### design/flow/run.sh
#!/bin/bash
# the make line also repeats each setting of config.mk as NAME=value (left out here)
make -C /OpenROAD-flow-scripts/flow DESIGN_CONFIG=/design/flow/config.mk WORK_HOME=/design/flow/orfs CLKGATE_MAP_FILE= finish
### design/flow/config.mk
export PLATFORM = sky130hd
export DESIGN_NAME = mod_exponent
export DESIGN_NICKNAME = mod_exponent
export VERILOG_FILES = /design/flow/design.v
export SDC_FILE = /design/flow/constraint.sdc
export NUM_CORES = 4
export LEC_CHECK = 0
export CAP_MARGIN = 30
export CORE_MARGIN = 6
export CORE_UTILIZATION = 40
export CTS_CLUSTER_SIZE = 96
export GPL_TIMING_DRIVEN = 0
export HOLD_SLACK_MARGIN = -0.1
export SLEW_MARGIN = 20
### design/flow/constraint.sdc
create_clock -name core_clock -period 6.2 [get_ports {clk_in}]
set_input_delay 1.2400 -clock core_clock [delete_from_list [all_inputs] [get_ports {clk_in}]]
set_output_delay 1.2400 -clock core_clock [all_outputs]
set_load 0.01 [all_outputs]
### design/flow/design.v
`timescale 1ns/1ps
`default_nettype none
module multiplier #(parameter WIDTH=256) (
    input wire clk_in,
    input wire rst_in,
    input wire [WIDTH-1:0] a_in,
    input wire [WIDTH-1:0] b_in,
    input wire valid_in,
    output logic [WIDTH*2-1:0] c_out,
    output logic valid_out,
    output logic busy_out
    );
    typedef enum {IDLE=0,COMPUTING=1,DONE=2} fsm_state;
    fsm_state state;
    logic [$clog2(WIDTH)-1:0] index;
    always_ff @(posedge clk_in) begin
        if (rst_in) begin
            c_out <= 0;
            index <= 0;
            state <= IDLE;
            valid_out <= 0;
            busy_out <= 0;
        end else begin
            case (state)
                IDLE: begin
                    if (valid_in) begin
                        c_out <= 0;
                        index <= 0;
                        state <= COMPUTING;
                        busy_out <= 1;
                    end
                end
                COMPUTING: begin
                    if (b_in[index] == 1'b1) begin
                        c_out <= c_out + (a_in << index);  
                    end
                    if (index == WIDTH-1) begin
                        valid_out <= 1;
                        busy_out <= 0;
                        state <= DONE;
                    end
                    index <= index+1;
                end
                DONE: begin
                    valid_out <= 0;
                    state <= IDLE;
                end
            endcase
        end
    end
endmodule
`default_nettype wire
`timescale 1ns/1ps
`default_nettype none
module mont_reduction #(parameter WIDTH=512)
    (input wire clk_in,
     input wire rst_in,
     input wire [WIDTH*2:0] x_mont,
     input wire [WIDTH-1:0] N,
     input wire [WIDTH:0] R,  
     input wire [WIDTH-1:0] N_prime,  
     input wire valid_in,
     output logic [WIDTH-1:0] x_out,
     output logic valid_out,
     output logic busy_out
    );
    logic [WIDTH:0] R_length;
    assign R_length = WIDTH;
    logic signed [WIDTH:0] m;
    logic signed [WIDTH*2:0] t;
    logic mult_valid_in, mult_valid_out, mult_busy;
    logic [WIDTH:0] mult_a, mult_b;
    logic [WIDTH*2+1:0] mult_out;
    multiplier #(.WIDTH(WIDTH+1))
     multiplier(
        .clk_in(clk_in),
        .rst_in(rst_in),
        .a_in(mult_a),
        .b_in(mult_b),
        .valid_in(mult_valid_in),
        .c_out(mult_out),
        .valid_out(mult_valid_out),
        .busy_out(mult_busy)
     );
    typedef enum  {IDLE=0,FIRST_OP=1,SETUP_SECOND=2,SECOND_OP=3,CHECK=4,DONE=5} fsm_state;
    fsm_state state;
    always_ff @(posedge clk_in) begin 
        if (rst_in) begin
            m <= 0;
            t <= 0;
            state <= IDLE;
            busy_out <= 1'b0;
            valid_out <= 1'b0;
            mult_valid_in <= 1'b0;
        end else begin
            case (state)
                IDLE: begin
                    if (valid_in) begin
                        mult_a <= x_mont[WIDTH:0];
                        mult_b <= N_prime;
                        mult_valid_in <= 1'b1;
                        state <= FIRST_OP;
                        busy_out <= 1'b1;
                    end
                end 
                FIRST_OP: begin
                    if (mult_valid_out) begin
                        state <= SETUP_SECOND;
                        m <= mult_out[WIDTH-1:0];
                    end
                    mult_valid_in <= 1'b0;
                end
                SETUP_SECOND: begin
                    mult_a <= m;
                    mult_b <= {1'b0,N};
                    mult_valid_in <= 1'b1;
                    state <= SECOND_OP;
                end
                SECOND_OP: begin
                    if (mult_valid_out) begin
                        t <= $signed({1'b0,x_mont}) - $signed(mult_out) >>> R_length;
                        state <= CHECK;
                    end
                    mult_valid_in <= 0;
                end
                CHECK: begin
                    if (t < 0) begin
                        x_out <= t + $signed({1'b0,N});
                    end else begin
                        x_out <= t[WIDTH-1:0];
                    end
                    valid_out <= 1'b1;
                    state <= DONE;
                    busy_out <= 1'b0;
                end
                DONE: begin
                    valid_out <= 1'b0;
                    state <= IDLE;
                end
            endcase       
        end
    end
endmodule
`default_nettype wire
`timescale 1ns/1ps
`default_nettype none
module mod_exponent #(parameter WIDTH = 64) (
    input wire clk_in,
    input wire rst_in,
    input wire [WIDTH-1:0] base,
    input wire [WIDTH-1:0] exponent,
    input wire [WIDTH-1:0] modulo,
    input wire [WIDTH-1:0] inv_modulo,  
    input wire [WIDTH:0] R,  
    input wire [WIDTH-1:0] start_product,  
    input wire valid_in,
    input wire ready_in,  
    output logic [WIDTH-1:0] c_out,
    output logic valid_out,
    output logic busy_out
    );
    typedef enum {IDLE=0,COMPUTING=1,DONE=2,UPDATE_PRODUCT=3,REDUCE=5,UPDATE_BASE=4,NEXT=6,LAST_REDUCTION=7,WAITING=8,MULTIPLIER_START=9,MULTIPLIER_DONE=10} states;
    states state;
    logic [WIDTH-1:0] running_product, current_base;
    logic [$clog2(WIDTH)-1:0] current_index;
    logic [WIDTH*2:0] reduce_input1, reduce_input2;
    logic [WIDTH-1:0] reduce_output1, reduce_output2;
    logic finished, finished2;  
        logic mult_valid_in, mult_valid_out, mult_busy;
    logic [WIDTH-1:0] mult_a, mult_b;
    logic [WIDTH*2-1:0] mult_out;
    multiplier #(.WIDTH(WIDTH))
     multiplier(
        .clk_in(clk_in),
        .rst_in(rst_in),
        .a_in(mult_a),
        .b_in(mult_b),
        .valid_in(mult_valid_in),
        .c_out(mult_out),
        .valid_out(mult_valid_out),
        .busy_out(mult_busy)
     );
    logic [WIDTH-1:0] mark_a, mark_b;
    logic [WIDTH*2-1:0] mark_out;
    logic markiplier_valid_in, markiplier_valid_out, markiplier_busy;
    multiplier #(.WIDTH(WIDTH))
     markiplier(.clk_in(clk_in),
                .rst_in(rst_in),
                .a_in(mark_a),
                .b_in(mark_b),
                .valid_in(markiplier_valid_in),
                .c_out(mark_out),
                .valid_out(markiplier_valid_out),
                .busy_out(markiplier_busy)
                );
    logic reduction_valid_in, reduction_valid_out, reduction_busy;
    mont_reduction #(.WIDTH(WIDTH))
     reduction(.clk_in(clk_in),
                .rst_in(rst_in),
                .x_mont(mult_out),
                .N(modulo),
                .R(R),
                .N_prime(inv_modulo),
                .valid_in(mult_valid_out),
                .x_out(reduce_output1),
                .valid_out(reduction_valid_out),
                .busy_out(reduction_busy)
     );
    logic reduction2_valid_in, reduction2_valid_out, reduction2_busy;
    mont_reduction #(.WIDTH(WIDTH))
     reduction2(.clk_in(clk_in),
                .rst_in(rst_in),
                .x_mont(mark_out),
                .N(modulo),
                .R(R),
                .N_prime(inv_modulo),
                .valid_in(markiplier_valid_out),
                .x_out(reduce_output2),
                .valid_out(reduction2_valid_out),
                .busy_out(reduction2_busy)
     );
    always_ff @(posedge clk_in) begin
        if (rst_in) begin
            running_product <= start_product;
            current_index <= 0;
            state <= IDLE;
            busy_out <= 0;
            finished <= 0;
            finished2 <= 0;
            valid_out <= 0;
            mult_valid_in <= 0;
            markiplier_valid_in <= 0;
        end else begin
            case (state)
                IDLE: begin
                    if (valid_in) begin
                        state <= COMPUTING;
                        running_product <= start_product;
                        current_index <= 0;
                        current_base <= base; 
                        busy_out <= 1;
                    end
                end 
                COMPUTING: begin
                    if (exponent[current_index] == 1) begin
                        state <= UPDATE_PRODUCT;
                    end else begin
                        state <= UPDATE_BASE;
                    end
                    finished <= 0;
                end
                UPDATE_BASE: begin
                    mult_a <= current_base;
                    mult_b <= current_base;
                    mult_valid_in <= 1'b1;
                    state <= REDUCE;
                end
                UPDATE_PRODUCT: begin
                    mult_a <= current_base;
                    mult_b <= current_base;
                    mult_valid_in <= 1'b1;
                    mark_a <= current_base;
                    mark_b <= running_product;
                    markiplier_valid_in <= 1'b1;
                    state <= REDUCE;
                end
                REDUCE: begin
                    if (exponent[current_index] == 1) begin
                        if (reduction_valid_out) begin
                            finished <= 1'b1;
                            current_base <= reduce_output1;
                        end
                        if (reduction2_valid_out) begin
                            finished2 <= 1'b1;
                            running_product <= reduce_output2;
                        end
                        if (finished == 1'b1 && finished2 == 1'b1) begin
                            state <= NEXT;
                        end
                        mult_valid_in <= 0;
                        markiplier_valid_in <= 0;
                    end else begin
                        if (reduction_valid_out) begin
                            finished <= 1'b1;
                            current_base <= reduce_output1;
                        end
                        if (finished) begin
                            state <= NEXT;
                        end
                        mult_valid_in <= 0;
                    end
                end
                NEXT: begin
                    current_index <= current_index + 1;
                    if (current_index == WIDTH-1) begin
                        state <= LAST_REDUCTION;
                    end else begin
                        state <= COMPUTING;
                    end
                    finished <= 0;
                end
                LAST_REDUCTION: begin
                    mark_a <= running_product;  
                    mark_b <= 1'b1;
                    markiplier_valid_in <= 1'b1;
                    state <= WAITING;
                end
                WAITING: begin
                    markiplier_valid_in <= 1'b0;
                    if (reduction2_valid_out) begin
                        c_out <= reduce_output2;
                        valid_out <= 1;
                        busy_out <= 0;
                        state <= DONE;
                    end
                end
                DONE: begin
                    if (ready_in) begin 
                        state <= IDLE;
                        valid_out <= 0;
                    end
                end
            endcase
        end
    end
endmodule
`default_nettype wire
==> impl_metrics.json, run 1 <==
{
  "status": "complete, but fails checks",
  "violations": "negative setup slack",
  "worst-setup-path-type": "register to register",
  "sw_frac_of_total_pct": 26.2,
  "r2r_start": "reduction.multiplier.index[0]$_SDFFE_PP0P_",
  "die_width_um": 588,
  "r2r_setup_slack_ns": -0.38,
  "warnings": 96,
  "hold_class": "register to register",
  "hold-worst-slack_ns": 0.450,
  "worst_slew_pin_slew_ns": 1.12,
  "start_kind": "register",
  "p_clk_uw": 11900,
  "combGateArea_um2": 94400,
  "fmax_ghz": 0.152,
  "cp.depth": 25,
  "fp_nets": 16900,
  "holdPathStages": 0,
  "clk_latency_ns": 0.99,
  "synthCells": 15600,
  "edf_count": 770,
  "hold_start": "reduction2.x_out[36]$_DFFE_PP_",
  "synthTopLogicFamily": "AND-OR/OR-AND gates",
  "ioPinCount": 455,
  "required_ns": 6.96,
  "clock-root-buffer": "clkbuf_16",
  "cp-startpoint": "reduction.multiplier.index[0]$_SDFFE_PP0P_",
  "finalSetupViolations": 16,
  "top_area_cell": "edfxtp_1",
  "synth_cell_types": 112,
  "cts_tree": "yes",
  "power_frac_seq_pct": 45.2,
  "clock_path_buffers": 4,
  "cp-end-kind": "register",
  "path_buffers": 4,
  "synthAdderAreaFrac_pct": 8.56,
  "crit_fanout": 9,
  "worst_path_largest_cell_delay_ns": 0.57,
  "fillers": 31800,
  "hold_viol": 0,
  "ys_seq_elements": 1623,
  "antenna_found_initial": 64,
  "cpMaxStageDelayCell": "mux4_2",
  "clk_pin_slew_worst_paths_ns": 0.06,
  "die-area_um2": 346000,
  "powerSeq_uw": 11500,
  "numCtsBuffers": 196,
  "first_pass_iters": 6,
  "fin_crit_ns": 6.58,
  "drt_iter0_markers": 15700,
  "dieHeight_um": 588,
  "p_switching_uw": 6630,
  "netlist_top_cells_count": "nand2_1, a21oi_1, nor2_1",
  "port_buffers": 389,
  "core-area_um2": 329000,
  "comb_power_share_pct": 7.9,
  "yosys-top-cells-area": "edfxtp_1, dfxtp_1, ha_1, a21oi_1, mux2_2",
  "maxPowerGroup": "clock",
  "slew_viol_final": 0,
  "area_growth_pct": 21.7,
  "yosys_area_um2": 133000,
  "nets": 17800,
  "fin_total_pwr_uw": 25400,
  "timing.final.ws_setup_ns": -0.382,
  "hpwl_mm": 538,
  "synthFlopType": "dfxtp_1",
  "syn-cell-area_um2": 133000,
  "avgSynthCellArea_um2": 8.49,
  "rsz0062_at_grt": "yes",
  "overflow": 0,
  "holdBufCountCts": 0,
  "synth.most_common_cell": "nand2_1",
  "yosys.area_share.simple_pct": 15.7,
  "finalCritPeriodShare_pct": 106,
  "yosys_cells": 15600,
  "finClkSkew_ns": 0.132,
  "wl_mm": 653,
  "regArea_um2": 40200,
  "power_frac_clock_pct": 46.9,
  "top_cell_area_share_pct": 17.4,
  "fp-utilization_pct": 40.4,
  "htreeDepth": 4,
  "cp.arrival_ns": 7.34,
  "via_per_inst": 6.28,
  "crit_end": "reduction.multiplier.c_out[126]$_SDFFE_PP0P_",
  "reg2reg_depth": 25,
  "reg2reg_to": "reduction.multiplier.c_out[126]$_SDFFE_PP0P_",
  "postRouteAntennaNets": 0,
  "gp_congestion": 1.05,
  "drc": 0,
  "p_leak_uw": 0.0631,
  "ir_drop_v": 0.000286,
  "p_comb_uw": 2000,
  "grt_pass1_vias": 123000,
  "power.internal_uw": 18700,
  "grtUsageTotal_pct": 35.5,
  "vias": 133000,
  "yosys.area_share.aoi_pct": 22.6,
  "cts_sinks": 1623,
  "slew_headroom_pct": 24.9,
  "grt_max_degree": 30,
  "yosysSeqAreaShare_pct": 30.3,
  "ys_warn_count": 6,
  "grt_first_pass_wirelength_mm": 903,
  "wl_per_cell_um": 31.0,
  "path_delay_family": "AND-OR/OR-AND gates",
  "mux_area_share_pct": 13.5,
  "ys_sh_xor_pct": 4.93,
  "cap_violations": 0,
  "powerDensity_nw_per_um2": 157,
  "whs_endpoint": "c_out[36]$_DFFE_PP_",
  "row_count": 210,
  "async_reset_ff_share_pct": 0
}
[per-layer routing]
layer | track usage (%) | vias up | wire [um]
li1 | - | 59500 | -
met1 | 45.9 | 64300 | 259000
met2 | 53.6 | 7083 | 276000
met3 | 8.17 | 1572 | 65600
met4 | 22.3 | 22 | 53000
met5 | 0 | - | 153
[per-stage QoR]
stage / setup WS [ns] / instance area (um2) / setup TNS [ns] / util, % / instances
finish: -0.382 / 162000 / -2.49 / 49.2 / 21100
global placement: -5.55 / 142000 / -4504.90 / 43.2 / 20400
floorplan: 0.0113 / 133000 / 0 / - / 15600
CTS: -0.382 / 157000 / -3.05 / 47.7 / 20900
global route: -0.368 / 162000 / -4.16 / 49.1 / 21100
detailed placement: -3.94 / 144000 / -722.18 / 43.7 / 20400
[layout make-up]
cell class,instances,share of cell area [%]
Clock buffer,269,3.38
Inverter,578,1.35
Multi-Input combinational cell,12500,58.4
Sequential cell,1623,24.9
Antenna cell,48,0.0743
Timing Repair Buffer,865,5.30
Tap cell,4346,3.37
Clock inverter,94,0.565
Buffer,811,2.65
[timing repair]
item                       4_1_cts  5_1_grt
gates resized                 1419      788
pin swaps                      175      231
setup buffers                  216      171
gates cloned                     6        5
hold endpoints to repair         0        0
setup endpoints to repair      446      143
==> run 2: changes to the inputs <==
ABC_AREA = 0   (was default)
CAP_MARGIN = 40   (was 30)
CELL_PAD_IN_SITES_DETAIL_PLACEMENT = 0   (was default)
CELL_PAD_IN_SITES_GLOBAL_PLACEMENT = 1   (was default)
CORE_MARGIN = 2   (was 6)
CORE_UTILIZATION = 58   (was 40)
CTS_CLUSTER_SIZE = default   (was 96)
GPL_ROUTABILITY_DRIVEN = 1   (was default)
GPL_TIMING_DRIVEN = default   (was 0)
HOLD_SLACK_MARGIN = default   (was -0.1)
MAX_ROUTING_LAYER = met4   (was default)
PLACE_DENSITY = 0.64   (was default)
SETUP_SLACK_MARGIN = 2.37   (was default)
TNS_END_PERCENT = 90   (was default)
clock period = 13.1 ns   (was 6.2 ns; I/O delays follow)
==> run 2 against run 1 <==
  * Sequential power shrank 53%
  * Maximum frequency shrank 24%
  * Global-route usage grew 11 points
  * Hold slack gained 0.0015 ns
  * Via count shrank 3.8%
  * Now clean on timing, DRC and antenna
  * Critical endpoint is now reduction2.multiplier.c_out[127]$_SDFFE_PP0P_
==> impl_metrics.json, run 2 <==
{
  "grt_pass1_vias": 118000,
  "slew_viol_final": 0,
  "die-area_um2": 233000,
  "slew_headroom_pct": 32.1,
  "core-area_um2": 227000,
  "antenna_found_initial": 82,
  "synthAdderAreaFrac_pct": 8.56,
  "finalCritPeriodShare_pct": 66.0,
  "avgSynthCellArea_um2": 8.49,
  "cp.depth": 26,
  "clock_path_buffers": 3,
  "syn-cell-area_um2": 133000,
  "power_frac_seq_pct": 46.2,
  "top_area_cell": "edfxtp_1",
  "crit_fanout": 40,
  "yosys.area_share.simple_pct": 15.7,
  "start_kind": "register",
  "post-place-ws_ns": 4.84,
  "worst_slew_pin_slew_ns": 1.01,
  "crit_end": "reduction2.multiplier.c_out[127]$_SDFFE_PP0P_",
  "r2r_start": "reduction2.multiplier.index[0]$_SDFFE_PP0P_",
  "hpwl_mm": 438,
  "powerDensity_nw_per_um2": 81.0,
  "htreeDepth": 4,
  "cp.arrival_ns": 9.40,
  "postRouteAntennaNets": 0,
  "finClkSkew_ns": 0.0699,
  "whs_endpoint": "reduction2.m[13]$_SDFFE_PP0P_",
  "cp-end-kind": "register",
  "ys_sh_xor_pct": 4.93,
  "finalSetupViolations": 0,
  "wl_per_cell_um": 29.5,
  "clock-root-buffer": "clkbuf_16",
  "row_count": 175,
  "drt_iter0_markers": 17700,
  "fp-utilization_pct": 58.3,
  "p_clk_uw": 5490,
  "reg2reg_to": "reduction2.multiplier.c_out[127]$_SDFFE_PP0P_",
  "rsz0062_at_grt": "no",
  "wl_mm": 551,
  "p_comb_uw": 837,
  "clk_pin_slew_worst_paths_ns": 0.06,
  "synthFlopType": "dfxtp_1",
  "holdPathStages": 2,
  "grt_max_degree": 140,
  "sw_frac_of_total_pct": 25.9,
  "r2r_setup_slack_ns": 4.46,
  "first_pass_iters": 7,
  "clk_latency_ns": 0.88,
  "yosys.area_share.aoi_pct": 22.6,
  "p_leak_uw": 0.0582,
  "port_buffers": 389,
  "path_buffers": 2,
  "holdBufCountCts": 0,
  "async_reset_ff_share_pct": 0,
  "synth.most_common_cell": "nand2_1",
  "hold_start": "reduction2.m[13]$_SDFFE_PP0P_",
  "power_frac_clock_pct": 46.7,
  "cap_violations": 0,
  "fin_setup_tns_ns": 0,
  "comb_power_share_pct": 7.1,
  "overflow": 0,
  "cpMaxStageDelayCell": "o211ai_1",
  "yosys_cells": 15600,
  "hold_class": "register to register",
  "grtUsageTotal_pct": 46.9,
  "synthTopLogicFamily": "AND-OR/OR-AND gates",
  "worst-setup-path-type": "register to register",
  "fmax_ghz": 0.116,
  "area_growth_pct": 9.46,
  "p_switching_uw": 3050,
  "yosys-top-cells-area": "edfxtp_1, dfxtp_1, ha_1, a21oi_1, mux2_2",
  "netlist_top_cells_count": "nand2_1, a21oi_1, nor2_1",
  "ys_seq_elements": 1623,
  "yosysSeqAreaShare_pct": 30.3,
  "yosys_area_um2": 133000,
  "timing.final.ws_setup_ns": 4.46,
  "cts_resized": 0,
  "required_ns": 13.86,
  "drc": 0,
  "grt_first_pass_wirelength_mm": 785,
  "synth_cell_types": 112,
  "edf_count": 770,
  "top_cell_area_share_pct": 17.4,
  "cts_sinks": 1623,
  "cp-startpoint": "reduction2.multiplier.index[0]$_SDFFE_PP0P_",
  "ys_warn_count": 6,
  "fin_crit_ns": 8.64,
  "power.internal_uw": 8710,
  "mux_area_share_pct": 13.5,
  "hold_viol": 0,
  "cts_tree": "yes",
  "dieHeight_um": 482,
  "fillers": 19300,
  "worst_path_largest_cell_delay_ns": 0.73,
  "postCtsSetupBuffers": 0,
  "powerSeq_uw": 5440,
  "vias": 127000,
  "numCtsBuffers": 185,
  "status": "finished clean",
  "ioPinCount": 455,
  "warnings": 104,
  "via_per_inst": 6.82,
  "ir_drop_v": 0.000113,
  "maxPowerGroup": "clock",
  "gp_congestion": 1.15,
  "path_delay_family": "AND-OR/OR-AND gates",
  "synthCells": 15600,
  "nets": 16700,
  "die_width_um": 482,
  "reg2reg_depth": 26,
  "fp_nets": 16900
}
run 2: per-stage QoR:
stage          total power, uW  hold WS, ns  cell area [um2]  std cells  util (%)
2_1_floorplan             5890        0.391           133000      15600         -
3_3_place_gp              6310        0.437           138000      18200      60.7
3_5_place_dp              6320        0.441           138000      18200      60.8
4_1_cts                  11700        0.452           145000      18600      63.6
5_1_grt                  12000        0.465           145000      18700      63.8
6_report                 11800        0.451           145000      18700      63.9
run 2: cell type report:
cell class / instances / area, um2 / share of cell area (%)
multi-input combinational: 12500 / 86900 / 59.8
sequential: 1623 / 40300 / 27.7
timing repair buffer: 565 / 5700 / 3.92
clock buffer: 243 / 5110 / 3.51
tap: 3009 / 3760 / 2.59
inverter: 578 / 2170 / 1.49
clock inverter: 105 / 1160 / 0.796
antenna: 93 / 233 / 0.160
run 2: per-layer routing:
| layer | vias to the layer above | share of wire [%] | GRT usage [%] | wire [um] |
|---|---|---|---|---|
| li1 | 57300 | - | - | - |
| met1 | 60600 | 36 | 54.0 | 198000 |
| met2 | 7747 | 42 | 67.9 | 234000 |
| met3 | 1878 | 12 | 14.1 | 64200 |
| met4 | 0 | 9.9 | 37.4 | 54400 |
| met5 | - | 0 | - | 0 |
==> run 3: changes to the inputs <==
ABC_AREA = default   (was 0)
CAP_MARGIN = 20   (was 40)
CELL_PAD_IN_SITES_DETAIL_PLACEMENT = default   (was 0)
CORE_UTILIZATION = 28   (was 58)
GPL_ROUTABILITY_DRIVEN = default   (was 1)
MAX_ROUTING_LAYER = default   (was met4)
PLACE_DENSITY = default   (was 0.64)
PLACE_DENSITY_LB_ADDON = 0.15   (was default)
SETUP_SLACK_MARGIN = 0.83   (was 2.37)
SLEW_MARGIN = 30   (was 20)
TNS_END_PERCENT = default   (was 90)
clock period = 15.6 ns   (was 13.1 ns; I/O delays follow)
==> run 3 against run 2 <==
  * Clock power shrank 3%
  * Critical endpoint is now multiplier.c_out[126]$_SDFFE_PP0P_
  * Die size rose by 110%
  * Sequential power fell by 16%
  * Synthesized area unchanged
  * Global-route usage decreased by 21 points
  * Combinational power fell by 13%
  * Cell area increased by 3.2%
  * Still clean on timing, DRC and antenna
  * Register-to-register slack better by 2.5 ns
  * Utilization decreased by 32 points
  * Flip-flop count stayed put
  * Highest routed layer is now met5
  * Critical path depth shrank 1
  * Power shrank 10%
==> impl_metrics.json, run 3 <==
{
  "crit_fanout": 64,
  "hold_start": "reduction2.x_out[38]$_DFFE_PP_",
  "fillers": 50500,
  "status": "finished clean",
  "worst_slew_pin_slew_ns": 1.11,
  "r2r_setup_slack_ns": 6.92,
  "fp-utilization_pct": 28.1,
  "synthTopLogicFamily": "AND-OR/OR-AND gates",
  "yosysSeqAreaShare_pct": 30.3,
  "cp.arrival_ns": 9.52,
  "synthFlopType": "dfxtp_1",
  "netlist_top_cells_count": "nand2_1, a21oi_1, nor2_1",
  "synth.most_common_cell": "nand2_1",
  "nets": 16700,
  "cts_tree": "yes",
  "avgSynthCellArea_um2": 8.49,
  "vias": 122000,
  "finClkSkew_ns": 0.162,
  "yosys_area_um2": 133000,
  "grt_first_pass_wirelength_mm": 907,
  "gp_congestion": 0.961,
  "path_buffers": 1,
  "syn-cell-area_um2": 133000,
  "power.internal_uw": 7820,
  "port_buffers": 389,
  "start_kind": "register",
  "slew_viol_final": 0,
  "grt_max_degree": 112,
  "r2r_start": "multiplier.index[1]$_SDFFE_PP0P_",
  "fin_setup_tns_ns": 0,
  "synth_cell_types": 112,
  "fp_nets": 16900,
  "holdPathStages": 0,
  "yosys_cells": 15600,
  "clock-root-buffer": "clkbuf_16",
  "power_frac_seq_pct": 43.0,
  "mux_area_share_pct": 13.5,
  "crit_end": "multiplier.c_out[126]$_SDFFE_PP0P_",
  "comb_power_share_pct": 6.9,
  "ys_warn_count": 6,
  "row_count": 252,
  "ir_drop_v": 0.000104,
  "fin_crit_ns": 8.68,
  "hold_viol": 0,
  "finalSetupViolations": 0,
  "core-area_um2": 472000,
  "worst_path_largest_cell_delay_ns": 0.70,
  "warnings": 98,
  "postRouteAntennaNets": 0,
  "antenna_found_initial": 99,
  "final-instance-count-excl-fill": 21900,
  "combGateArea_um2": 86900,
  "slew_headroom_pct": 24.9,
  "path_common_cell": "a31oi_1",
  "clk_latency_ns": 1.00,
  "ys_sh_xor_pct": 4.93,
  "yosys.area_share.simple_pct": 15.7,
  "via_per_inst": 5.57,
  "ys_seq_elements": 1623,
  "reg2reg_depth": 25,
  "ioPinCount": 455,
  "area_growth_pct": 13.0,
  "edf_count": 770,
  "numCtsBuffers": 213,
  "top_area_cell": "edfxtp_1",
  "holdBufCountCts": 0,
  "synthCells": 15600,
  "rsz0062_at_grt": "no",
  "finalCritPeriodShare_pct": 55.7,
  "clock_path_buffers": 4,
  "fmax_ghz": 0.115,
  "drt_iter0_markers": 12100,
  "p_switching_uw": 2760,
  "async_reset_ff_share_pct": 0,
  "dp.cells": 21500,
  "powerSeq_uw": 4550,
  "path_delay_family": "AND-OR/OR-AND gates",
  "sw_frac_of_total_pct": 26.1,
  "required_ns": 16.44,
  "cp.depth": 25,
  "die_width_um": 693,
  "powerDensity_nw_per_um2": 70.6,
  "dieHeight_um": 693,
  "die-area_um2": 480000,
  "cts_sinks": 1623,
  "htreeDepth": 4,
  "postCtsSetupBuffers": 0,
  "drc": 0,
  "grt_pass1_vias": 117000,
  "hold_class": "register to register",
  "top_cell_area_share_pct": 17.4,
  "first_pass_iters": 6,
  "clk_pin_slew_worst_paths_ns": 0.06,
  "cp-startpoint": "multiplier.index[1]$_SDFFE_PP0P_",
  "power_frac_clock_pct": 50.2,
  "maxPowerGroup": "clock",
  "p_leak_uw": 0.0587,
  "regArea_um2": 40300,
  "synthAdderAreaFrac_pct": 8.56,
  "grtUsageTotal_pct": 26.1,
  "cp-end-kind": "register",
  "hpwl_mm": 534,
  "yosys-top-cells-area": "edfxtp_1, dfxtp_1, ha_1, a21oi_1, mux2_2",
  "reg2reg_to": "multiplier.c_out[126]$_SDFFE_PP0P_",
  "wl_per_cell_um": 29.9,
  "cpMaxStageDelayCell": "buf_4",
  "worst-setup-path-type": "register to register",
  "wl_mm": 655,
  "p_comb_uw": 725,
  "yosys.area_share.aoi_pct": 22.6,
  "whs_endpoint": "c_out[38]$_DFFE_PP_",
  "cap_violations": 0,
  "cts_resized": 0,
  "overflow": 0,
  "p_clk_uw": 5310
}
## run 3: metrics by stage
step                      util, %  hold slack, ns  worst slack (ns)  area [um2]  total power [uW]
final                        31.8           0.441              6.92      150000             10600
after global placement       30.2           0.438              6.91      142000              5360
after CTS                    31.8           0.451              6.87      150000             10700
after global routing         31.8           0.450              6.47      150000             10900
after detailed placement     30.2           0.441              6.94      142000              5350
after floorplan                 -           0.391              2.35      133000              4950
## run 3: layer usage
layer	track usage (%)	wire [um]	vias up
met5	0	175	-
met4	9.77	28900	28
met3	2.83	33000	721
met2	43.5	304000	3566
met1	34.8	289000	60400
li1	-	-	57300
## run 3: cell type report
class / instances / share of cell area [%]
multi-input cells: 12500 / 58.0
diodes: 36 / 0.0601
flip-flops and latches: 1623 / 26.9
well taps: 6223 / 5.19
clock buffers: 267 / 3.87
inverters: 578 / 1.45
repair buffers: 571 / 3.57
clock inverters: 130 / 0.996
==> run 4: changes to the inputs <==
ABC_AREA = 0   (was default)
CAP_MARGIN = 40   (was 20)
CELL_PAD_IN_SITES_DETAIL_PLACEMENT = 0   (was default)
CELL_PAD_IN_SITES_GLOBAL_PLACEMENT = 0   (was 1)
CORE_UTILIZATION = 58   (was 28)
GPL_ROUTABILITY_DRIVEN = 1   (was default)
MAX_ROUTING_LAYER = met4   (was default)
PLACE_DENSITY_LB_ADDON = default   (was 0.15)
SETUP_SLACK_MARGIN = default   (was 0.83)
SLEW_MARGIN = 20   (was 30)
TNS_END_PERCENT = 90   (was default)
clock period = 5.67 ns   (was 15.6 ns; I/O delays follow)
==> run 4 against run 3 <==
  * The flow now stops in global routing (5_1_grt)
  * Synthesized cell count stayed put
  * Synthesized area stayed put
  * Die size fell by 51%
==> impl_metrics.json, run 4 <==
{
  "yosys.area_share.simple_pct": 15.7,
  "synth_cell_types": 112,
  "yosys-top-cells-area": "edfxtp_1, dfxtp_1, ha_1, a21oi_1, mux2_2",
  "cts_sinks": 1623,
  "row_count": 175,
  "synthAdderAreaFrac_pct": 8.56,
  "async_reset_ff_share_pct": 0,
  "avgSynthCellArea_um2": 8.49,
  "holdBufCountCts": 0,
  "port_buffers": 389,
  "post-place-ws_ns": -0.759,
  "yosys_cells": 15600,
  "yosys_area_um2": 133000,
  "clock_path_buffers": 3,
  "fp-utilization_pct": 58.3,
  "core-area_um2": 227000,
  "synthFlopType": "dfxtp_1",
  "status": "aborted with a tool error",
  "post_dp_cell_area_um2": 160000,
  "clock-root-buffer": "clkbuf_16",
  "ys_seq_elements": 1623,
  "syn-cell-area_um2": 133000,
  "ioPinCount": 455,
  "htreeDepth": 4,
  "yosys.area_share.aoi_pct": 22.6,
  "mux_area_share_pct": 13.5,
  "edf_count": 770,
  "lastStage": "global routing (5_1_grt)",
  "dieHeight_um": 482,
  "synth.most_common_cell": "nand2_1",
  "gp_congestion": 1.21,
  "fp_nets": 16900,
  "ys_warn_count": 6,
  "yosysSeqAreaShare_pct": 30.3,
  "synthCells": 15600,
  "netlist_top_cells_count": "nand2_1, a21oi_1, nor2_1",
  "hpwl_mm": 498,
  "synthTopLogicFamily": "AND-OR/OR-AND gates",
  "top_area_cell": "edfxtp_1",
  "die_width_um": 482,
  "ys_sh_xor_pct": 4.93,
  "numCtsBuffers": 182,
  "top_cell_area_share_pct": 17.4,
  "die-area_um2": 233000
}
## run 4: stage by stage
step	cells	hold WS, ns
2_1_floorplan	15600	0.391
3_3_place_gp	21000	0.435
3_5_place_dp	21000	0.444
4_1_cts	21500	0.455
## run 4: repair_timing
item	CTS
resized	540
setup buffers	128
gates cloned	5
pin swaps	160
setup endpoints to repair	153
==> run 5: changes to the inputs <==
ABC_AREA = default   (was 0)
CAP_MARGIN = 20   (was 40)
CELL_PAD_IN_SITES_DETAIL_PLACEMENT = default   (was 0)
CELL_PAD_IN_SITES_GLOBAL_PLACEMENT = default   (was 0)
CORE_UTILIZATION = 62   (was 58)
CTS_CLUSTER_SIZE = 16   (was default)
GPL_ROUTABILITY_DRIVEN = default   (was 1)
MAX_ROUTING_LAYER = default   (was met4)
PLACE_DENSITY_LB_ADDON = 0.0   (was default)
SETUP_SLACK_MARGIN = 2.16   (was default)
TNS_END_PERCENT = default   (was 90)
clock period = 7.46 ns   (was 5.67 ns; I/O delays follow)
==> run 5 against run 4 <==
  * The flow again stops in global routing (5_1_grt)
  * Synthesized cell count stayed put
  * Synthesized area did not move
  * Die size shrank 6.4%
==> impl_metrics.json, run 5 <==
{
  "status": "aborted with a tool error",
  "lastStage": "global routing (5_1_grt)",
  "stop_error": "[ERROR GRT-0116] Global routing finished with congestion. Check the congestion regions in the DRC Viewer.",
  "grtUsageTotal_pct": 64.1,
  "ys_seq_elements": 1623,
  "async_reset_ff_share_pct": 0,
  "post-place-ws_ns": 0.513,
  "mux_area_share_pct": 13.5,
  "die-area_um2": 218000,
  "fp_nets": 16900,
  "synthCells": 15600,
  "gp_congestion": 1.15,
  "die_width_um": 467,
  "ys_sh_xor_pct": 4.93,
  "fp-utilization_pct": 62.5,
  "netlist_top_cells_count": "nand2_1, a21oi_1, nor2_1",
  "row_count": 169,
  "clock-root-buffer": "clkbuf_16",
  "avgSynthCellArea_um2": 8.49,
  "yosys.area_share.simple_pct": 15.7,
  "synthAdderAreaFrac_pct": 8.56,
  "core-area_um2": 213000,
  "yosys.area_share.aoi_pct": 22.6,
  "synthTopLogicFamily": "AND-OR/OR-AND gates",
  "holdBufCountCts": 0,
  "yosys_area_um2": 133000,
  "top_cell_area_share_pct": 17.4,
  "yosysSeqAreaShare_pct": 30.3,
  "ys_warn_count": 6,
  "edf_count": 770,
  "htreeDepth": 4,
  "ioPinCount": 455,
  "yosys-top-cells-area": "edfxtp_1, dfxtp_1, ha_1, a21oi_1, mux2_2",
  "dieHeight_um": 467,
  "dp.cells": 18200,
  "hpwl_mm": 445,
  "clock_path_buffers": 3,
  "top_area_cell": "edfxtp_1",
  "numCtsBuffers": 184,
  "synth.most_common_cell": "nand2_1",
  "yosys_cells": 15600,
  "synth_cell_types": 112,
  "port_buffers": 389,
  "overflow": 3,
  "syn-cell-area_um2": 133000,
  "cts_sinks": 1623,
  "synthFlopType": "dfxtp_1"
}
==> run 5: repair_timing <==
action	CTS
gates resized	2040
endpoints found under the hold margin	0
pin swaps	512
cloned	22
setup endpoints to repair	384
buffers inserted	651
==> run 5: layer usage <==
layer  GRT usage, %  overflow
met3           41.0         0
met2           85.8         0
met1           63.7         0
met5           25.2         0
met4           64.9         3
==> run 5: through the flow <==
stage | total power [uW] | utilization, % | instance area [um2]
after detailed placement | 11100 | 65.7 | 140000
after floorplan | 10300 | - | 134000
after global placement | 11100 | 65.7 | 140000
after CTS | 21200 | 75.6 | 161000
==> run 6: changes to the inputs <==
ABC_AREA = 0   (was default)
CAP_MARGIN = 40   (was 20)
CELL_PAD_IN_SITES_DETAIL_PLACEMENT = 0   (was default)
CELL_PAD_IN_SITES_GLOBAL_PLACEMENT = 0   (was default)
CORE_UTILIZATION = 52   (was 62)
CTS_CLUSTER_SIZE = default   (was 16)
GPL_ROUTABILITY_DRIVEN = 1   (was default)
MAX_ROUTING_LAYER = met4   (was default)
PLACE_DENSITY_LB_ADDON = 0.16   (was 0.0)
SETUP_SLACK_MARGIN = default   (was 2.16)
TNS_END_PERCENT = 90   (was default)
clock period = 6.88 ns   (was 7.46 ns; I/O delays follow)
==> run 6 against run 5 <==
  * The run now finishes clean
  * Synthesized cell count is the same
  * Die size up 19%
  * Synthesized area stayed put
==> impl_metrics.json, run 6 <==
{
  "status": "finished clean",
  "slew_viol_final": 0,
  "maxPowerGroup": "clock",
  "synthCells": 15600,
  "port_buffers": 389,
  "syn-cell-area_um2": 133000,
  "ir_drop_v": 0.000222,
  "clk_latency_ns": 0.94,
  "synth.most_common_cell": "nand2_1",
  "ys_seq_elements": 1623,
  "finalSetupViolations": 0,
  "wl_mm": 601,
  "vias": 130000,
  "p_switching_uw": 5860,
  "wl_per_cell_um": 30.3,
  "ys_sh_xor_pct": 4.93,
  "p_comb_uw": 1670,
  "comb_power_share_pct": 7.3,
  "hold_start": "reduction2.x_out[13]$_DFFE_PP_",
  "yosys_cells": 15600,
  "fin_crit_ns": 6.67,
  "worst-setup-path-type": "register to register",
  "clk_pin_slew_worst_paths_ns": 0.06,
  "yosys_area_um2": 133000,
  "die_width_um": 509,
  "avgSynthCellArea_um2": 8.49,
  "via_per_inst": 6.54,
  "fp_nets": 16900,
  "drc": 0,
  "path_common_cell": "a21oi_1",
  "yosysSeqAreaShare_pct": 30.3,
  "clock-root-buffer": "clkbuf_16",
  "warnings": 100,
  "hold_viol": 0,
  "cp.arrival_ns": 7.46,
  "postRouteAntennaNets": 0,
  "nets": 17500,
  "fp-utilization_pct": 52.3,
  "antenna_found_initial": 84,
  "worst_path_largest_cell_delay_ns": 0.50,
  "ioPinCount": 455,
  "area_growth_pct": 14.6,
  "grtUsageTotal_pct": 46.5,
  "rsz0062_at_grt": "no",
  "netlist_top_cells_count": "nand2_1, a21oi_1, nor2_1",
  "drt_iter0_markers": 17200,
  "htreeDepth": 4,
  "powerSeq_uw": 10300,
  "crit_fanout": 26,
  "fillers": 23000,
  "core-area_um2": 254000,
  "dieHeight_um": 509,
  "mux_area_share_pct": 13.5,
  "power_frac_clock_pct": 47.4,
  "cp-end-kind": "register",
  "path_delay_family": "AND-OR/OR-AND gates",
  "top_cell_area_share_pct": 17.4,
  "cap_violations": 0,
  "numCtsBuffers": 195,
  "reg2reg_depth": 25,
  "powerDensity_nw_per_um2": 150,
  "yosys-top-cells-area": "edfxtp_1, dfxtp_1, ha_1, a21oi_1, mux2_2",
  "power_frac_seq_pct": 45.2,
  "synthAdderAreaFrac_pct": 8.56,
  "start_kind": "register",
  "edf_count": 770,
  "overflow": 0,
  "fmax_ghz": 0.150,
  "cp-startpoint": "multiplier.index[1]$_SDFFE_PP0P_",
  "row_count": 185,
  "grt_first_pass_wirelength_mm": 848,
  "clock_path_buffers": 4,
  "slew_headroom_pct": 35.8,
  "synthFlopType": "dfxtp_1",
  "first_pass_iters": 9,
  "hpwl_mm": 487,
  "die-area_um2": 259000,
  "p_leak_uw": 0.0624,
  "fin_setup_tns_ns": 0,
  "finalCritPeriodShare_pct": 96.9,
  "crit_end": "multiplier.c_out[124]$_SDFFE_PP0P_",
  "power.internal_uw": 16900,
  "yosys.area_share.aoi_pct": 22.6,
  "yosys.area_share.simple_pct": 15.7,
  "whs_endpoint": "c_out[13]$_DFFE_PP_",
  "gp_congestion": 1.11,
  "synthTopLogicFamily": "AND-OR/OR-AND gates",
  "holdPathStages": 0,
  "hold_class": "register to register",
  "r2r_setup_slack_ns": 0.21,
  "synth_cell_types": 112,
  "required_ns": 7.67,
  "ys_warn_count": 6,
  "cpMaxStageDelayCell": "dfxtp_4",
  "cts_tree": "yes",
  "cts_sinks": 1623,
  "holdBufCountCts": 0,
  "worst_slew_pin_slew_ns": 0.957,
  "async_reset_ff_share_pct": 0,
  "utilization_pct": 59.9,
  "cp.depth": 25,
  "top_area_cell": "edfxtp_1",
  "r2r_start": "multiplier.index[1]$_SDFFE_PP0P_",
  "path_buffers": 2,
  "p_clk_uw": 10800,
  "grt_pass1_vias": 118000,
  "sw_frac_of_total_pct": 25.7,
  "finClkSkew_ns": 0.100,
  "grt_max_degree": 152,
  "reg2reg_to": "multiplier.c_out[124]$_SDFFE_PP0P_"
}
## run 6: area by class of cell
type	instances	area, um2	area share [%]
Multi-Input combinational cell	12500	87000	57.2
Sequential cell	1623	40300	26.5
Timing Repair Buffer	1359	11800	7.78
Clock buffer	244	5270	3.46
Tap cell	3366	4210	2.77
Inverter	578	2170	1.43
Clock inverter	116	1200	0.787
Antenna cell	63	158	0.104
## run 6: timing repair
action,CTS,global route
buffers inserted,0,8
resized,0,27
setup endpoints to repair,0,25
## run 6: metal layers
metal	GRT usage (%)	up-vias	routed length [um]
met3	11.3	1667	59300
met2	66.8	7033	257000
met5	-	-	0
met4	38.0	0	60100
li1	-	59000	-
met1	55.1	61900	225000
## run 6: per-stage QoR
step	power, uW	area, um2	std cells	setup WS, ns	hold WS, ns
3_3_place_gp	12100	145000	19400	0.0487	0.428
6_report	22800	152000	19800	0.212	0.440
2_1_floorplan	11200	133000	15600	0.136	0.391
5_1_grt	23200	152000	19800	0.00653	0.457
3_5_place_dp	12100	145000	19400	0.0857	0.427
4_1_cts	22800	151000	19700	0.0442	0.441
==> run 7: changes to the inputs <==
clock period = 5.84 ns   (was 6.88 ns; I/O delays follow)
==> run 7 against run 6 <==
  * The layout now fails its checks (negative setup slack)
  * Synthesized area stayed put
  * Highest routed layer unchanged
  * Cell area is 15% higher
  * Utilization is 8.7 points higher
==> impl_metrics.json, run 7 <==
{
  "fin_crit_ns": 6.25,
  "r2r_start": "reduction2.multiplier.index[0]$_SDFFE_PP0P_",
  "antenna_found_initial": 99,
  "holdPathStages": 0,
  "clock-root-buffer": "clkbuf_16",
  "holdBufCountCts": 0,
  "overflow": 0,
  "fp_nets": 16900,
  "yosys-top-cells-area": "edfxtp_1, dfxtp_1, ha_1, a21oi_1, mux2_2",
  "syn-cell-area_um2": 133000,
  "ys_sh_xor_pct": 4.93,
  "met2_usage_pct": 69.8,
  "worst-setup-path-type": "register to register",
  "p_clk_uw": 13400,
  "r2r_setup_slack_ns": -0.41,
  "cp-end-kind": "register",
  "maxPowerGroup": "clock",
  "avgSynthCellArea_um2": 8.49,
  "synthCells": 15600,
  "utilization_pct": 68.6,
  "start_kind": "register",
  "violations": "negative setup slack",
  "core-area_um2": 254000,
  "hold_start": "reduction2.x_out[2]$_DFFE_PP_",
  "required_ns": 6.64,
  "power.internal_uw": 20800,
  "cp.arrival_ns": 7.05,
  "grt_pass1_vias": 129000,
  "row_count": 185,
  "fp-utilization_pct": 52.3,
  "use_met3_pct": 14.6,
  "slew_headroom_pct": 24.2,
  "grtUsageMet1_pct": 55.7,
  "yosys.area_share.aoi_pct": 22.6,
  "cts_tree": "yes",
  "finalCritPeriodShare_pct": 107,
  "powerSeq_uw": 12200,
  "hpwl_mm": 512,
  "finalSetupViolations": 21,
  "finish.instance_area_um2": 174000,
  "ys_seq_elements": 1623,
  "post-place-ws_ns": -0.645,
  "synthFlopType": "dfxtp_1",
  "cap_violations": 0,
  "fmax_ghz": 0.160,
  "worst_path_largest_cell_delay_ns": 0.52,
  "rsz0062_at_grt": "yes",
  "path_common_cell": "buf_4",
  "gp_congestion": 1.14,
  "die_width_um": 509,
  "ys_warn_count": 6,
  "reg2reg_depth": 30,
  "clk_pin_slew_worst_paths_ns": 0.06,
  "clk_latency_ns": 0.97,
  "reg2reg_to": "reduction2.multiplier.c_out[127]$_SDFFE_PP0P_",
  "path_buffers": 7,
  "p_comb_uw": 2160,
  "p_leak_uw": 0.0741,
  "wl_mm": 641,
  "p_switching_uw": 6930,
  "gr-max-usage-layer": "met2",
  "cp-startpoint": "reduction2.multiplier.index[0]$_SDFFE_PP0P_",
  "drt_iter0_markers": 18300,
  "yosys_area_um2": 133000,
  "hold_class": "register to register",
  "htreeDepth": 4,
  "crit_end": "reduction2.multiplier.c_out[127]$_SDFFE_PP0P_",
  "edf_count": 770,
  "ioPinCount": 455,
  "yosysSeqAreaShare_pct": 30.3,
  "finClkSkew_ns": 0.134,
  "power_frac_seq_pct": 43.8,
  "slew_viol_final": 0,
  "post_dp_cell_area_um2": 159000,
  "whs_endpoint": "c_out[2]$_DFFE_PP_",
  "mux_area_share_pct": 13.5,
  "cts_sinks": 1623,
  "warnings": 100,
  "via_per_inst": 6.42,
  "vias": 141000,
  "area_growth_pct": 31.3,
  "yosys.area_share.simple_pct": 15.7,
  "port_buffers": 389,
  "ir_drop_v": 0.000261,
  "top_cell_area_share_pct": 17.4,
  "timing.final.ws_setup_ns": -0.406,
  "wl_per_cell_um": 29.2,
  "drc": 0,
  "crit_fanout": 7,
  "sw_frac_of_total_pct": 25.0,
  "top_area_cell": "edfxtp_1",
  "powerDensity_nw_per_um2": 159,
  "clock_path_buffers": 4,
  "hold_viol": 0,
  "synthAdderAreaFrac_pct": 8.56,
  "fin_setup_tns_ns": -3.72,
  "synth_cell_types": 112,
  "status": "complete, but fails checks",
  "async_reset_ff_share_pct": 0,
  "path_delay_family": "AND-OR/OR-AND gates",
  "worst_slew_pin_slew_ns": 1.14,
  "grt_max_degree": 111,
  "power_frac_clock_pct": 48.4,
  "cp.depth": 30,
  "dieHeight_um": 509,
  "synthTopLogicFamily": "AND-OR/OR-AND gates",
  "grt_first_pass_wirelength_mm": 897,
  "grtUsageTotal_pct": 49.0,
  "postRouteAntennaNets": 0,
  "nets": 19600,
  "comb_power_share_pct": 7.8,
  "netlist_top_cells_count": "nand2_1, a21oi_1, nor2_1",
  "numCtsBuffers": 199,
  "first_pass_iters": 7,
  "cpMaxStageDelayCell": "mux4_2",
  "die-area_um2": 259000,
  "yosys_cells": 15600,
  "synth.most_common_cell": "nand2_1"
}
## run 7: what timing repair did
action	CTS	global route
pin swaps	95	341
endpoints found under the setup margin	94	159
gates cloned	6	1
setup buffers	86	192
gates resized	396	986
## run 7: final cells by class
cell class | instances | area (um2)
Inverter | 578 | 2180
Multi-Input combinational cell | 12500 | 92000
Sequential cell | 1623 | 40300
Fill cell | 20800 | 79600
Tap cell | 3366 | 4210
Timing Repair Buffer | 3455 | 28500
Clock inverter | 98 | 1360
Antenna cell | 102 | 255
Clock buffer | 263 | 5530
## run 7: through the flow
step / instances / hold slack (ns) / total power [uW]
after floorplan: 15600 / 0.391 / 13200
after global placement: 21200 / 0.435 / 14400
after detailed placement: 21200 / 0.435 / 14400
after CTS: 21600 / 0.440 / 27600
after global routing: 21900 / 0.445 / 28200
final: 21900 / 0.443 / 27800
## run 7: metal layers
metal | share of wire, % | wire length (um)
met5 | 0 | 0
met4 | 11 | 70900
met3 | 11 | 67800
met2 | 42 | 271000
met1 | 36 | 231000
==> run 8: changes to the inputs <==
CORE_UTILIZATION = 61   (was 52)
CTS_CLUSTER_DIAMETER = 32   (was default)
PLACE_DENSITY = 0.6   (was default)
PLACE_DENSITY_LB_ADDON = default   (was 0.16)
==> run 8 against run 7 <==
  * The run now fails in global routing (5_1_grt)
  * Die size decreased by 15%
  * Synthesized area unchanged
  * Synthesized cell count unchanged
==> impl_metrics.json, run 8 <==
{
  "yosys_cells": 15600,
  "synth_cell_types": 112,
  "lastStage": "global routing (5_1_grt)",
  "gp_congestion": 1.20,
  "netlist_top_cells_count": "nand2_1, a21oi_1, nor2_1",
  "yosys.area_share.aoi_pct": 22.6,
  "yosys.area_share.simple_pct": 15.7,
  "synthFlopType": "dfxtp_1",
  "yosys-top-cells-area": "edfxtp_1, dfxtp_1, ha_1, a21oi_1, mux2_2",
  "mux_area_share_pct": 13.5,
  "syn-cell-area_um2": 133000,
  "top_cell_area_share_pct": 17.4,
  "clock_path_buffers": 4,
  "ys_seq_elements": 1623,
  "synth.most_common_cell": "nand2_1",
  "dieHeight_um": 470,
  "synthCells": 15600,
  "ys_sh_xor_pct": 4.93,
  "yosys_area_um2": 133000,
  "fp-utilization_pct": 61.2,
  "yosysSeqAreaShare_pct": 30.3,
  "ys_warn_count": 6,
  "die_width_um": 470,
  "row_count": 171,
  "port_buffers": 389,
  "cts_sinks": 1623,
  "post_dp_cell_area_um2": 155000,
  "fp_nets": 16900,
  "avgSynthCellArea_um2": 8.49,
  "async_reset_ff_share_pct": 0,
  "numCtsBuffers": 365,
  "clock-root-buffer": "clkbuf_16",
  "die-area_um2": 221000,
  "hpwl_mm": 482,
  "ioPinCount": 455,
  "edf_count": 770,
  "dp.cells": 20300,
  "core-area_um2": 217000,
  "status": "aborted with a tool error",
  "htreeDepth": 5,
  "top_area_cell": "edfxtp_1",
  "synthAdderAreaFrac_pct": 8.56,
  "synthTopLogicFamily": "AND-OR/OR-AND gates"
}
[run 8: repair_timing]
item | in CTS
setup endpoints to repair | 120
pin swaps | 110
cloned | 4
hold buffers | 0
setup buffers | 73
resized | 411
endpoints found under the hold margin | 0
[run 8: through the flow]
stage	setup slack, ns	hold WS, ns	utilization [%]	power [uW]
3_3_place_gp	-0.635	0.437	71.7	14200
4_1_cts	-0.128	0.451	78.6	35400
2_1_floorplan	-0.112	0.391	-	13200
3_5_place_dp	-0.681	0.443	71.7	14300
==> run 9: changes to the inputs <==
ABC_AREA = default   (was 0)
CAP_MARGIN = 20   (was 40)
CELL_PAD_IN_SITES_DETAIL_PLACEMENT = default   (was 0)
CELL_PAD_IN_SITES_GLOBAL_PLACEMENT = default   (was 0)
CORE_UTILIZATION = 72   (was 61)
CTS_CLUSTER_DIAMETER = 187   (was 32)
CTS_CLUSTER_SIZE = 97   (was default)
GPL_ROUTABILITY_DRIVEN = default   (was 1)
MAX_ROUTING_LAYER = default   (was met4)
PLACE_DENSITY = 0.4   (was 0.6)
TNS_END_PERCENT = default   (was 90)
clock period = 5.36 ns   (was 5.84 ns; I/O delays follow)
==> run 9 against run 8 <==
  * The run again fails in global routing (5_1_grt)
  * Synthesized cell count did not move
  * Die size fell by 15%
  * Synthesized area did not move
==> impl_metrics.json, run 9 <==
{
  "gp_congestion": 1.26,
  "port_buffers": 389,
  "fp-utilization_pct": 72.5,
  "post-place-ws_ns": -0.849,
  "clock-root-buffer": "clkbuf_16",
  "mux_area_share_pct": 13.5,
  "htreeDepth": 2,
  "dieHeight_um": 433,
  "edf_count": 770,
  "clock_path_buffers": 3,
  "holdBufCountCts": 0,
  "ys_sh_xor_pct": 4.93,
  "die_width_um": 433,
  "async_reset_ff_share_pct": 0,
  "netlist_top_cells_count": "nand2_1, a21oi_1, nor2_1",
  "row_count": 157,
  "ys_seq_elements": 1623,
  "lastStage": "global routing (5_1_grt)",
  "fp_nets": 16900,
  "overflow": 2967,
  "avgSynthCellArea_um2": 8.49,
  "synthCells": 15600,
  "synthTopLogicFamily": "AND-OR/OR-AND gates",
  "synth_cell_types": 112,
  "core-area_um2": 183000,
  "post_dp_cell_area_um2": 160000,
  "yosysSeqAreaShare_pct": 30.3,
  "grtUsageTotal_pct": 90.8,
  "cts_sinks": 1623,
  "synthFlopType": "dfxtp_1",
  "yosys.area_share.simple_pct": 15.7,
  "numCtsBuffers": 34,
  "stop_error": "[ERROR GRT-0116] Global routing finished with congestion. Check the congestion regions in the DRC Viewer.",
  "top_area_cell": "edfxtp_1",
  "yosys_area_um2": 133000,
  "synth.most_common_cell": "nand2_1",
  "synthAdderAreaFrac_pct": 8.56,
  "syn-cell-area_um2": 133000,
  "yosys_cells": 15600,
  "ys_warn_count": 6,
  "die-area_um2": 188000,
  "yosys.area_share.aoi_pct": 22.6,
  "yosys-top-cells-area": "edfxtp_1, dfxtp_1, ha_1, a21oi_1, mux2_2",
  "top_cell_area_share_pct": 17.4,
  "ioPinCount": 455,
  "hpwl_mm": 484,
  "status": "aborted with a tool error"
}
run 9: stage by stage:
stage / util [%] / setup TNS (ns) / std cells
2_1_floorplan: - / -517.29 / 15600
3_3_place_gp: 87.4 / -39.54 / 20600
3_5_place_dp: 87.4 / -77.18 / 20600
4_1_cts: 92.0 / -15.91 / 20900
run 9: repair_timing:
item                                   in CTS
buffers inserted                          275
cloned                                     14
setup endpoints to repair                 209
pin swaps                                 340
gates resized                            1101
endpoints found under the hold margin       0
run 9: routing by layer:
metal	GRT overflow	track usage (%)
met5	24	64.5
met4	1004	93.5
met3	151	83.3
met2	1679	102
met1	109	87.6
==> run 10: changes to the inputs <==
CORE_UTILIZATION = 55   (was 72)
CTS_CLUSTER_DIAMETER = 377   (was 187)
CTS_CLUSTER_SIZE = default   (was 97)
MAX_ROUTING_LAYER = met4   (was default)
PLACE_DENSITY = default   (was 0.4)
SETUP_SLACK_MARGIN = -0.47   (was default)
clock period = 4.94 ns   (was 5.36 ns; I/O delays follow)
==> run 10 against run 9 <==
  * The flow again stops in global routing (5_1_grt)
  * Die size is 31% higher
  * Synthesized cell count stayed put
  * Synthesized area stayed put
==> impl_metrics.json, run 10 <==
{
  "syn-cell-area_um2": 133000,
  "yosys.area_share.aoi_pct": 22.6,
  "yosys.area_share.simple_pct": 15.7,
  "top_area_cell": "edfxtp_1",
  "top_cell_area_share_pct": 17.4,
  "dieHeight_um": 495,
  "gp_congestion": 1.24,
  "avgSynthCellArea_um2": 8.49,
  "yosysSeqAreaShare_pct": 30.3,
  "die-area_um2": 245000,
  "synthAdderAreaFrac_pct": 8.56,
  "htreeDepth": 4,
  "synthTopLogicFamily": "AND-OR/OR-AND gates",
  "hpwl_mm": 525,
  "fp-utilization_pct": 55.2,
  "status": "aborted with a tool error",
  "clock-root-buffer": "clkbuf_16",
  "clock_path_buffers": 3,
  "synthFlopType": "dfxtp_1",
  "cts_sinks": 1623,
  "ys_warn_count": 6,
  "synth.most_common_cell": "nand2_1",
  "die_width_um": 495,
  "synth_cell_types": 112,
  "synthCells": 15600,
  "async_reset_ff_share_pct": 0,
  "fp_nets": 16900,
  "ioPinCount": 455,
  "lastStage": "global routing (5_1_grt)",
  "mux_area_share_pct": 13.5,
  "edf_count": 770,
  "yosys-top-cells-area": "edfxtp_1, dfxtp_1, ha_1, a21oi_1, mux2_2",
  "numCtsBuffers": 182,
  "port_buffers": 389,
  "yosys_area_um2": 133000,
  "holdBufCountCts": 0,
  "row_count": 180,
  "ys_sh_xor_pct": 4.93,
  "netlist_top_cells_count": "nand2_1, a21oi_1, nor2_1",
  "yosys_cells": 15600,
  "ys_seq_elements": 1623,
  "core-area_um2": 240000
}
==> run 10: timing repair <==
item                       in CTS
setup buffers                 101
cloned                          2
resized                       584
pin swaps                     111
setup endpoints to repair     233
==> run 10: stage by stage <==
stage                     instances  instance area (um2)  util (%)  setup slack, ns  setup TNS (ns)
after floorplan               15600               133000         -            -2.23         -649.93
after global placement        22200               168000      69.9            -1.60         -215.32
after detailed placement      22200               168000      69.9            -1.55         -244.85
after CTS                     22600               178000      73.9           -0.963         -118.82
==> run 11: changes to the inputs <==
ABC_AREA = 0   (was default)
CAP_MARGIN = 40   (was 20)
CELL_PAD_IN_SITES_DETAIL_PLACEMENT = 0   (was default)
CELL_PAD_IN_SITES_GLOBAL_PLACEMENT = 0   (was default)
CORE_ASPECT_RATIO = 1.04   (was default)
CORE_UTILIZATION = 72   (was 55)
CTS_CLUSTER_DIAMETER = 28   (was 377)
GPL_ROUTABILITY_DRIVEN = 1   (was default)
PLACE_DENSITY = 0.63   (was default)
SETUP_SLACK_MARGIN = default   (was -0.47)
TNS_END_PERCENT = 90   (was default)
clock period = 18.4 ns   (was 4.94 ns; I/O delays follow)
==> run 11 against run 10 <==
  * The flow again stops in global routing (5_1_grt)
  * Synthesized cell count did not move
  * Die size fell by 23%
  * Synthesized area did not move
==> impl_metrics.json, run 11 <==
{
  "status": "aborted with a tool error",
  "lastStage": "global routing (5_1_grt)",
  "stop_error": "[ERROR GRT-0116] Global routing finished with congestion. Check the congestion regions in the DRC Viewer.",
  "yosys_cells": 15600,
  "port_buffers": 389,
  "netlist_top_cells_count": "nand2_1, a21oi_1, nor2_1",
  "die-area_um2": 188000,
  "clock_path_buffers": 4,
  "top_cell_area_share_pct": 17.4,
  "top_area_cell": "edfxtp_1",
  "holdBufCountCts": 0,
  "grtUsageTotal_pct": 73.3,
  "synth_cell_types": 112,
  "gp_congestion": 1.24,
  "yosys-top-cells-area": "edfxtp_1, dfxtp_1, ha_1, a21oi_1, mux2_2",
  "clock-root-buffer": "clkbuf_16",
  "synthCells": 15600,
  "synthFlopType": "dfxtp_1",
  "core-area_um2": 183000,
  "ys_warn_count": 6,
  "numCtsBuffers": 383,
  "dieHeight_um": 442,
  "row_count": 160,
  "cts_sinks": 1623,
  "fp-utilization_pct": 72.5,
  "hpwl_mm": 415,
  "synthAdderAreaFrac_pct": 8.56,
  "yosys.area_share.aoi_pct": 22.6,
  "die_width_um": 425,
  "yosysSeqAreaShare_pct": 30.3,
  "ys_sh_xor_pct": 4.93,
  "syn-cell-area_um2": 133000,
  "yosys_area_um2": 133000,
  "mux_area_share_pct": 13.5,
  "overflow": 257,
  "edf_count": 770,
  "synthTopLogicFamily": "AND-OR/OR-AND gates",
  "async_reset_ff_share_pct": 0,
  "ys_seq_elements": 1623,
  "fp_nets": 16900,
  "avgSynthCellArea_um2": 8.49,
  "synth.most_common_cell": "nand2_1",
  "postCtsSetupBuffers": 0,
  "cts_resized": 0,
  "htreeDepth": 5,
  "yosys.area_share.simple_pct": 15.7,
  "ioPinCount": 455
}
## run 11: per-stage QoR
stage               instances  hold slack [ns]  power, uW  instance area (um2)  worst slack, ns
global placement        17600            0.429       4480               137000             9.66
CTS                     18300            0.441      11400               151000             9.94
detailed placement      17600            0.430       4510               138000             9.42
floorplan               15600            0.391       4200               133000             4.59
## run 11: metal layers
layer | GRT overflow | GRT usage (%)
met1 | 30 | 73.7
met2 | 110 | 89.8
met3 | 28 | 54.0
met4 | 89 | 67.7
met5 | - | -
==> run 12: changes to the inputs <==
CELL_PAD_IN_SITES_GLOBAL_PLACEMENT = 2   (was 0)
CORE_ASPECT_RATIO = default   (was 1.04)
CORE_UTILIZATION = 28   (was 72)
CTS_CLUSTER_DIAMETER = default   (was 28)
PLACE_DENSITY = default   (was 0.63)
PLACE_DENSITY_LB_ADDON = 0.16   (was default)
clock period = 13.9 ns   (was 18.4 ns; I/O delays follow)
==> run 12 against run 11 <==
  * Now clean on timing, DRC and antenna
  * Synthesized area unchanged
  * Synthesized cell count unchanged
  * Die size rose to 2.6 times the previous value
==> impl_metrics.json, run 12 <==
{
  "ys_warn_count": 6,
  "yosys.area_share.aoi_pct": 22.6,
  "finish.instance_area_um2": 151000,
  "start_kind": "register",
  "r2r_start": "reduction2.multiplier.index[1]$_SDFFE_PP0P_",
  "status": "finished clean",
  "postRouteAntennaNets": 0,
  "powerDensity_nw_per_um2": 78.0,
  "worst_path_largest_cell_delay_ns": 0.74,
  "first_pass_iters": 9,
  "powerSeq_uw": 5100,
  "cp.depth": 25,
  "ys_seq_elements": 1623,
  "mux_area_share_pct": 13.5,
  "edf_count": 770,
  "warnings": 98,
  "async_reset_ff_share_pct": 0,
  "top_cell_area_share_pct": 17.4,
  "fmax_ghz": 0.112,
  "hold_viol": 0,
  "netlist_top_cells_count": "nand2_1, a21oi_1, nor2_1",
  "ys_sh_xor_pct": 4.93,
  "synthCells": 15600,
  "worst-setup-path-type": "register to register",
  "core-area_um2": 472000,
  "clk_latency_ns": 1.00,
  "crit_fanout": 65,
  "area_growth_pct": 13.7,
  "finClkSkew_ns": 0.119,
  "path_delay_family": "AND-OR/OR-AND gates",
  "via_per_inst": 5.59,
  "clock-root-buffer": "clkbuf_16",
  "overflow": 0,
  "ir_drop_v": 0.000112,
  "worst_slew_pin_slew_ns": 1.02,
  "dp.cells": 21500,
  "cap_violations": 0,
  "grt_first_pass_wirelength_mm": 932,
  "cts_sinks": 1623,
  "p_clk_uw": 5840,
  "reg2reg_to": "reduction2.multiplier.c_out[127]$_SDFFE_PP0P_",
  "fin_setup_tns_ns": 0,
  "post_dp_cell_area_um2": 143000,
  "cts_resized": 0,
  "hold_start": "reduction2.x_out[8]$_DFFE_PP_",
  "sw_frac_of_total_pct": 26.4,
  "synthFlopType": "dfxtp_1",
  "finalCritPeriodShare_pct": 64.2,
  "fp-utilization_pct": 28.1,
  "yosys-top-cells-area": "edfxtp_1, dfxtp_1, ha_1, a21oi_1, mux2_2",
  "cp-startpoint": "reduction2.multiplier.index[1]$_SDFFE_PP0P_",
  "grt_max_degree": 119,
  "p_leak_uw": 0.0592,
  "top_area_cell": "edfxtp_1",
  "maxPowerGroup": "clock",
  "fin_total_pwr_uw": 11800,
  "crit_end": "reduction2.multiplier.c_out[127]$_SDFFE_PP0P_",
  "holdPathStages": 0,
  "yosysSeqAreaShare_pct": 30.3,
  "r2r_setup_slack_ns": 4.97,
  "numCtsBuffers": 216,
  "fin_crit_ns": 8.93,
  "postCtsSetupBuffers": 0,
  "vias": 123000,
  "hold_class": "register to register",
  "drc": 0,
  "cpMaxStageDelayCell": "dfxtp_4",
  "dieHeight_um": 693,
  "syn-cell-area_um2": 133000,
  "rsz0062_at_grt": "no",
  "p_comb_uw": 832,
  "row_count": 252,
  "nets": 16800,
  "required_ns": 14.74,
  "grtUsageTotal_pct": 27.8,
  "p_switching_uw": 3110,
  "hold-worst-slack_ns": 0.425,
  "cp-end-kind": "register",
  "reg2reg_depth": 25,
  "yosys_cells": 15600,
  "synth_cell_types": 112,
  "die_width_um": 693,
  "drt_iter0_markers": 12200,
  "clock_path_buffers": 4,
  "cp.arrival_ns": 9.77,
  "yosys.area_share.simple_pct": 15.7,
  "slew_viol_final": 0,
  "die-area_um2": 480000,
  "final-instance-count-excl-fill": 22000,
  "ioPinCount": 455,
  "fp_nets": 16900,
  "comb_power_share_pct": 7.1,
  "synth.most_common_cell": "nand2_1",
  "port_buffers": 389,
  "power_frac_clock_pct": 49.6,
  "clk_pin_slew_worst_paths_ns": 0.06,
  "slew_headroom_pct": 31.6,
  "finalSetupViolations": 0,
  "hpwl_mm": 559,
  "path_buffers": 3,
  "gp_congestion": 0.961,
  "cts_tree": "yes",
  "grt_pass1_vias": 118000,
  "yosys_area_um2": 133000,
  "whs_endpoint": "c_out[8]$_DFFE_PP_",
  "holdBufCountCts": 0,
  "synthAdderAreaFrac_pct": 8.56,
  "antenna_found_initial": 108,
  "htreeDepth": 4,
  "avgSynthCellArea_um2": 8.49,
  "wl_mm": 676,
  "power_frac_seq_pct": 43.3,
  "power.internal_uw": 8660,
  "wl_per_cell_um": 30.8,
  "synthTopLogicFamily": "AND-OR/OR-AND gates"
}
==> run 12: per-layer routing <==
| metal | up-vias | share of wire [%] | track usage, % |
|---|---|---|---|
| met4 | 0 | 3.8 | 8.84 |
| li1 | 57500 | - | - |
| met1 | 60900 | 44 | 36.5 |
| met2 | 3723 | 47 | 45.0 |
| met3 | 704 | 5.1 | 2.88 |
| met5 | - | 0 | - |
==> run 12: cell type report <==
cell class                 instances  area [um2]
clock buffer                     275        5830
inverter                         578        2170
timing repair buffer             646        6510
multi-input combinational      12500       86900
antenna                           45         113
clock inverter                   129        1320
fill                           50200      321000
sequential                      1623       40300
tap                             6223        7790
==> run 12: per-stage QoR <==
| stage | setup slack (ns) | utilization (%) |
|---|---|---|
| 2_1_floorplan | 0.993 | - |
| 3_3_place_gp | 4.57 | 30.2 |
| 3_5_place_dp | 4.81 | 30.4 |
| 4_1_cts | 4.77 | 31.9 |
| 5_1_grt | 4.75 | 32.0 |
| 6_report | 4.97 | 32.0 |
Power figures rest on the tool's default switching activity, not on a simulated workload.
